==> run A <==
Design ArquitecturaHybridARMIPS, start of the top module:
module ArquitecturaHybridARMIPS(input logic clk, reset,
										  output logic [31:0] imem_addr,
										  input logic [31:0] imem_rdata,
										  output logic [31:0] mem_addr,
										  output logic dmem_we,
										  output logic [31:0] dmem_wdata,
										  input logic [31:0] dmem_rdata,
										  output logic pmem_we,
										  output logic [1:0] pmem_wdata,
										  input logic [1:0] pmem_rdata,
										  output logic rf_we,
										  output logic [3:0] rf_waddr,
										  output logic [31:0] rf_wdata);
	logic enable;
	logic [31:0] inDE, PC, DataWrite, PCalu, IOIn, outFE;
	logic [3:0] Rd;
	logic PCSrc, RegWrite;
	logic [117:0] outDE, inEXE;
	logic [74:0] outEXE, inMEM;
	logic [104:0] outMEM, inWB;
	assign enable = 1'b1;
	assign IOIn = 32'b0;
	assign imem_addr = PC;
	assign mem_addr = inMEM[31:0];
	assign dmem_we = inMEM[72];
	assign dmem_wdata = inMEM[63:32];
	assign pmem_we = inMEM[73];
	assign pmem_wdata = inMEM[33:32];
	assign rf_we = RegWrite;
	assign rf_waddr = Rd;
	assign rf_wdata = DataWrite;
	Fetch #(32) IF (clk, reset, PCSrc,
		  		   DataWrite,
				   imem_rdata,
				   outFE, PC);
	Decode #(32) DE (inDE, PC, DataWrite,
					 Rd,
					 clk, reset, RegWrite,
					 outDE[95:64], outDE[63:32], outDE[31:0],  
					 outDE[99:96],  
					 outDE[100], outDE[101], outDE[102], outDE[103], outDE[104],  
					 outDE[105], outDE[106], outDE[107], outDE[108],   
					 outDE[112:109],  
					 outDE[115:113],  
					 outDE[117:116]);  
	Execute #(32) EXE (inEXE[100], inEXE[101], inEXE[102], inEXE[103], inEXE[104],  
					  inEXE[105], inEXE[106], inEXE[107], inEXE[108],  
					  clk, reset,
					  inEXE[117:116],  
					  inEXE[112:109],  
					  inEXE[115:113],  
					  inEXE[95:64], inEXE[63:32], inEXE[31:0],  
					  inEXE[99:96],  
					  outEXE[70], outEXE[71], outEXE[72], outEXE[73], outEXE[74],  
					  outEXE[69:68],  
					  outEXE[31:0], outEXE[63:32],  
					  outEXE[67:64]);  
	MemoryStage #(32) MEM (clk,
							inMEM[72], inMEM[73], inMEM[70], inMEM[71], inMEM[74],  
  ...
clock: 10.3 ns
lec_check: 0
abc_area: 1
cap_margin: 25
cell_pad_in_sites_detail_placement: 0
core_aspect_ratio: 1.97
core_margin: 10
core_utilization: 41
cts_cluster_diameter: 25
cts_cluster_size: 50
gpl_routability_driven: 1
gpl_timing_driven: 1
max_routing_layer: met5
min_routing_layer: met1
place_density_lb_addon: 0.09
slew_margin: 35
tns_end_percent: 20
run.sh (not shown) runs the stock make flow with config.mk's settings and CLKGATE_MAP_FILE=.
==> run H (differences from run A) <==
==> flow/config.mk (replaced) <==
export PLATFORM = sky130hd
export DESIGN_NAME = ArquitecturaHybridARMIPS
export DESIGN_NICKNAME = ArquitecturaHybridARMIPS
export VERILOG_FILES = /design/flow/design.v
export SDC_FILE = /design/flow/constraint.sdc
export NUM_CORES = 4
export LEC_CHECK = 0
export ABC_AREA = 1
export CAP_MARGIN = 20
export CORE_MARGIN = 2
export CORE_UTILIZATION = 72
export CTS_CLUSTER_DIAMETER = 26
export CTS_CLUSTER_SIZE = 15
export HOLD_SLACK_MARGIN = 0.29
export PLACE_DENSITY_LB_ADDON = 0.13
export SETUP_SLACK_MARGIN = 1.83
export SLEW_MARGIN = 20
==> flow/constraint.sdc (replaced) <==
create_clock -name core_clock -period 6.26 [get_ports {clk}]
set_input_delay 1.2520 -clock core_clock [delete_from_list [all_inputs] [get_ports {clk}]]
set_output_delay 1.2520 -clock core_clock [all_outputs]
set_load 0.01 [all_outputs]
==> run C (differences from run A) <==
==> flow/config.mk (replaced) <==
export PLATFORM = sky130hd
export DESIGN_NAME = ArquitecturaHybridARMIPS
export DESIGN_NICKNAME = ArquitecturaHybridARMIPS
export VERILOG_FILES = /design/flow/design.v
export SDC_FILE = /design/flow/constraint.sdc
export NUM_CORES = 4
export LEC_CHECK = 0
export CAP_MARGIN = 20
export CELL_PAD_IN_SITES_DETAIL_PLACEMENT = 1
export CORE_ASPECT_RATIO = 0.73
export CORE_MARGIN = 2
export CORE_UTILIZATION = 40
export CTS_CLUSTER_DIAMETER = 280
export HOLD_SLACK_MARGIN = 0.2
export SLEW_MARGIN = 20
==> flow/constraint.sdc (replaced) <==
create_clock -name core_clock -period 20.8 [get_ports {clk}]
set_input_delay 4.1600 -clock core_clock [delete_from_list [all_inputs] [get_ports {clk}]]
set_output_delay 4.1600 -clock core_clock [all_outputs]
set_load 0.01 [all_outputs]
==> impl_metrics.ini <==
; implementation run metrics
[logic_synthesis]
aoi_share = 0.167
synth_seq_share = 0.454
synth.area.top_cells = edfxtp_1 32%, dfxtp_1 14%, nor2_1 10%
yosys_area_um2 = 48300
avgSynthCellArea_um2 = 7.70
synth_nets = 6459
yosys-top-cells-count = 1,311 x nor2_1, 980 x nand2_1, 626 x o21ai_0

[outcome]
status = stopped before the end
lastStage = global routing (5_1_grt)
toolErrorMsg = [ERROR GRT-0232] Routing congestion too high. Check the congestion heatmap in the GUI.

[global_route]
overflow = 120

[placement]
dp_slack_ns = -6.37
That was run H.
==> impl_metrics.ini <==
; generated from flow reports
[logic_synthesis]
avgSynthCellArea_um2 = 7.70
synth.area.top_cells = edfxtp_1 32%, dfxtp_1 14%, nor2_1 10%
yosys-top-cells-count = 1,311 x nor2_1, 980 x nand2_1, 626 x o21ai_0
aoi_share = 0.167

[timing]
setup_viol = 11
fin_ws_ns = -2.66

[outcome]
failed_checks = setup timing
status = complete, but fails checks

[global_route]
overflow = 0
That was run A.
==> impl_metrics.ini <==
; generated from flow reports
[logic_synthesis]
aoi_share = 0.129
yosys_area_um2 = 49900
mux_area_frac = 0.121
synth_seq_share = 0.440
synth.area.top_cells = edfxtp_1 31%, dfxtp_1 13%, mux4_2 6.6%
avgSynthCellArea_um2 = 9.37

[placement]
dp_slack_ns = 4.83

[die]
placementRows = 110
die_w_um = 417

[outcome]
status = timing/DRC/antenna clean

[global_route]
overflow = 0
That was run C.
